==> run P <==
Design spi_host, start of the top module:
module spi_host #
	(
		parameter C_S_AXIS_TDATA_WIDTH = 32,
		parameter integer C_S_AXI_DATA_WIDTH	= 32,
		parameter integer C_S_AXI_ADDR_WIDTH	= 8,
		parameter integer SPI_CS_WIDTH	= 16
	) (
	input spi_clk_i,
	output spi_clk_o,
	output spi_clk_t,
	input spi_mosi_i,
	output spi_mosi_o,
	output spi_mosi_t,
	input spi_miso_i,
	output spi_miso_o,
	output spi_miso_t,
	input [SPI_CS_WIDTH - 1:0]spi_cs_i,
	output [SPI_CS_WIDTH - 1:0]spi_cs_o,
	output [SPI_CS_WIDTH - 1:0]spi_cs_t,
	input  s_axi_aclk,
	input  s_axi_aresetn,
	input [C_S_AXI_ADDR_WIDTH-1 : 0] s_axi_awaddr,
	input  s_axi_awvalid,
	output  s_axi_awready,
	input [C_S_AXI_DATA_WIDTH-1 : 0] s_axi_wdata,
	input  s_axi_wvalid,
	output  s_axi_wready,
	output [1 : 0] s_axi_bresp,
	output  s_axi_bvalid,
	input  s_axi_bready,
	input [C_S_AXI_ADDR_WIDTH-1 : 0] s_axi_araddr,
	input  s_axi_arvalid,
	output  s_axi_arready,
	output [C_S_AXI_DATA_WIDTH-1 : 0] s_axi_rdata,
	output [1 : 0] s_axi_rresp,
	output  s_axi_rvalid,
	input  s_axi_rready,
	output  s_axis_tready,
	input [C_S_AXIS_TDATA_WIDTH-1 : 0] s_axis_tdata,
	input  s_axis_tlast,
	input  s_axis_tvalid,
	input  m_axis_tready,
	output [C_S_AXIS_TDATA_WIDTH-1 : 0] m_axis_tdata,
	output  m_axis_tlast,
	output  m_axis_tvalid
);
localparam integer OP_STATUS_ADDR = 0;
localparam integer DATA_ACCESS_ADDR = 4;
localparam integer SPI_CS_W1C_ADDR = 8;
localparam integer SPI_CHIP_SEL_ADDR = 12;
localparam integer SPI_CS_W1S_ADDR = 16;
localparam integer SPI_CTL_ADDR = 20;
localparam integer SPI_CLK_SPCL_ADDR = 24;
localparam integer SPI_BURST_CNT_ADDR = 28;
wire rst_n;
assign rst_n = s_axi_aresetn;
reg [C_S_AXI_ADDR_WIDTH-1:0]awaddr_r;
wire aw_success;
assign aw_success = s_axi_awvalid & s_axi_awready;
reg [C_S_AXI_ADDR_WIDTH-1:0]araddr_r;
wire ar_success;
assign ar_success = s_axi_arvalid & s_axi_arready;
wire spi_state_is_idle;
assign spi_state_is_idle = (spi_control_state == AXI_SPI_STATE_IDLE);
always @(posedge s_axi_aclk or negedge rst_n ) begin
	if(~rst_n)begin
		awaddr_r <= 0;
	end else if(spi_state_is_idle && aw_success) begin
		awaddr_r <= s_axi_awaddr;
	end else begin
		awaddr_r <= awaddr_r;
	end
end
always @(posedge s_axi_aclk or negedge rst_n ) begin
	if(~rst_n)begin
		araddr_r <= 0;
	end else if(ar_success) begin
		araddr_r <= s_axi_araddr;
	end else begin
  ...
==> flow/config.mk <==
export PLATFORM = sky130hd
export DESIGN_NAME = spi_host
export DESIGN_NICKNAME = spi_host
export VERILOG_FILES = /design/flow/design.v
export SDC_FILE = /design/flow/constraint.sdc
export NUM_CORES = 4
export LEC_CHECK = 0
export ABC_AREA = 1
export CAP_MARGIN = 20
export CELL_PAD_IN_SITES_DETAIL_PLACEMENT = 2
export CELL_PAD_IN_SITES_GLOBAL_PLACEMENT = 3
export CORE_ASPECT_RATIO = 1.56
export CORE_MARGIN = 2
export CORE_UTILIZATION = 49
export GPL_TIMING_DRIVEN = 0
export MAX_ROUTING_LAYER = met5
export PLACE_DENSITY_LB_ADDON = 0.28
export SETUP_SLACK_MARGIN = 1.91
export SLEW_MARGIN = 20
export TNS_END_PERCENT = 60
==> flow/constraint.sdc <==
create_clock -name core_clock -period 11.8 [get_ports {s_axi_aclk}]
set_input_delay 2.3600 -clock core_clock [delete_from_list [all_inputs] [get_ports {s_axi_aclk}]]
set_output_delay 2.3600 -clock core_clock [all_outputs]
set_load 0.01 [all_outputs]
run.sh (not shown) runs the stock make flow with config.mk's settings and CLKGATE_MAP_FILE=.
==> run E: changes against run P <==
Settings changed: ABC_AREA 1 to unset, CELL_PAD_IN_SITES_DETAIL_PLACEMENT 2 to unset, CELL_PAD_IN_SITES_GLOBAL_PLACEMENT 3 to unset, CORE_ASPECT_RATIO 1.56 to unset, CORE_UTILIZATION 49 to 72, CTS_CLUSTER_DIAMETER set to 91, CTS_CLUSTER_SIZE set to 24, GPL_TIMING_DRIVEN 0 to unset, MAX_ROUTING_LAYER met5 to unset, PLACE_DENSITY set to 0.35, PLACE_DENSITY_LB_ADDON 0.28 to unset, SETUP_SLACK_MARGIN 1.91 to 1.18, TNS_END_PERCENT 60 to 80.
==> flow/constraint.sdc (replaced) <==
create_clock -name core_clock -period 4.27 [get_ports {s_axi_aclk}]
set_input_delay 0.8540 -clock core_clock [delete_from_list [all_inputs] [get_ports {s_axi_aclk}]]
set_output_delay 0.8540 -clock core_clock [all_outputs]
set_load 0.01 [all_outputs]
==> run D: changes against run P <==
Settings changed: ABC_AREA 1 to unset, CELL_PAD_IN_SITES_DETAIL_PLACEMENT 2 to unset, CELL_PAD_IN_SITES_GLOBAL_PLACEMENT 3 to unset, CORE_ASPECT_RATIO 1.56 to unset, CORE_UTILIZATION 49 to 42, CTS_CLUSTER_SIZE set to 27, GPL_ROUTABILITY_DRIVEN set to 1, GPL_TIMING_DRIVEN 0 to unset, MAX_ROUTING_LAYER met5 to met4, PLACE_DENSITY_LB_ADDON 0.28 to 0.09, SETUP_SLACK_MARGIN 1.91 to 1.19, TNS_END_PERCENT 60 to unset.
==> flow/constraint.sdc (replaced) <==
create_clock -name core_clock -period 11.4 [get_ports {s_axi_aclk}]
set_input_delay 2.2800 -clock core_clock [delete_from_list [all_inputs] [get_ports {s_axi_aclk}]]
set_output_delay 2.2800 -clock core_clock [all_outputs]
set_load 0.01 [all_outputs]
==> results.txt <==
From the run reports.

- The number of standard cells after synthesis reads 2129.
- The floorplan step set the die width to 142.6 µm.
- The stage where the run ended is global placement without I/O (3_1_place_gp_skip_io).
- The run stopped with a tool error.
- The portion of synthesized area spent on multiplexers is 0.6904%.
- The sequential-to-total area share from yosys stat is 41.93%.
- According to the Yosys statistics, the synthesized design has a chip area of 14680 µm².
- Of the total synthesized cell area, the portion taken by AND-OR and OR-AND cells is 7.909%.
- The tool reported: "[ERROR FLW-0024] Place density exceeds 1.0 (current PLACE_DENSITY_LB_ADDON =  0.28). Please check if the value of  PLACE_DENSITY_LB_ADDON is between 0 and 0.99".
- The number of cells in the yosys synthesis report is 2129.
The numbers above come from run P.

==> results.txt <==
From the run reports.

- The area enclosed by the die boundary reads 20090 µm².
- The type of element capturing the critical path reads an output port.
- The AND-OR/OR-AND share of the synthesized area is 22.40%.
- The clock network consumes a total of 0.00150 W.
- The flow ran to the end and the layout has no timing, DRC or antenna violations.
- The number of standard cells after synthesis reads 1459.
- The stat command in Yosys gives a chip area of 13660 µm².
- The synthesized netlist was found by Yosys to have 1459 cells.
- The sequential-to-total area share from yosys stat reads 45.07%.
- The die is 141.7 µm wide.
- The post-synthesis mux area share is 9.958%.
- The maximum clock rate is 274.7 MHz.
The numbers above come from run E.

==> results.txt <==
From the run reports.

- The area reported by Yosys stat reads 13660 µm².
- Per the post-synthesis report, the number of cells in the design is 1459.
- The sequential-to-total area share from yosys stat is 45.07%.
- For reference, the mux area share after synthesis is 9.958%.
- The post-CTS clock slew at the launch and capture registers of the worst setup and hold paths reads 0.06 ns.
- The number of cells in the yosys synthesis report is 1459.
- The flow ran to the end and the layout has no timing, DRC or antenna violations.
The numbers above come from run D.

No activity file was given, so power comes from the tool's default toggle rates.
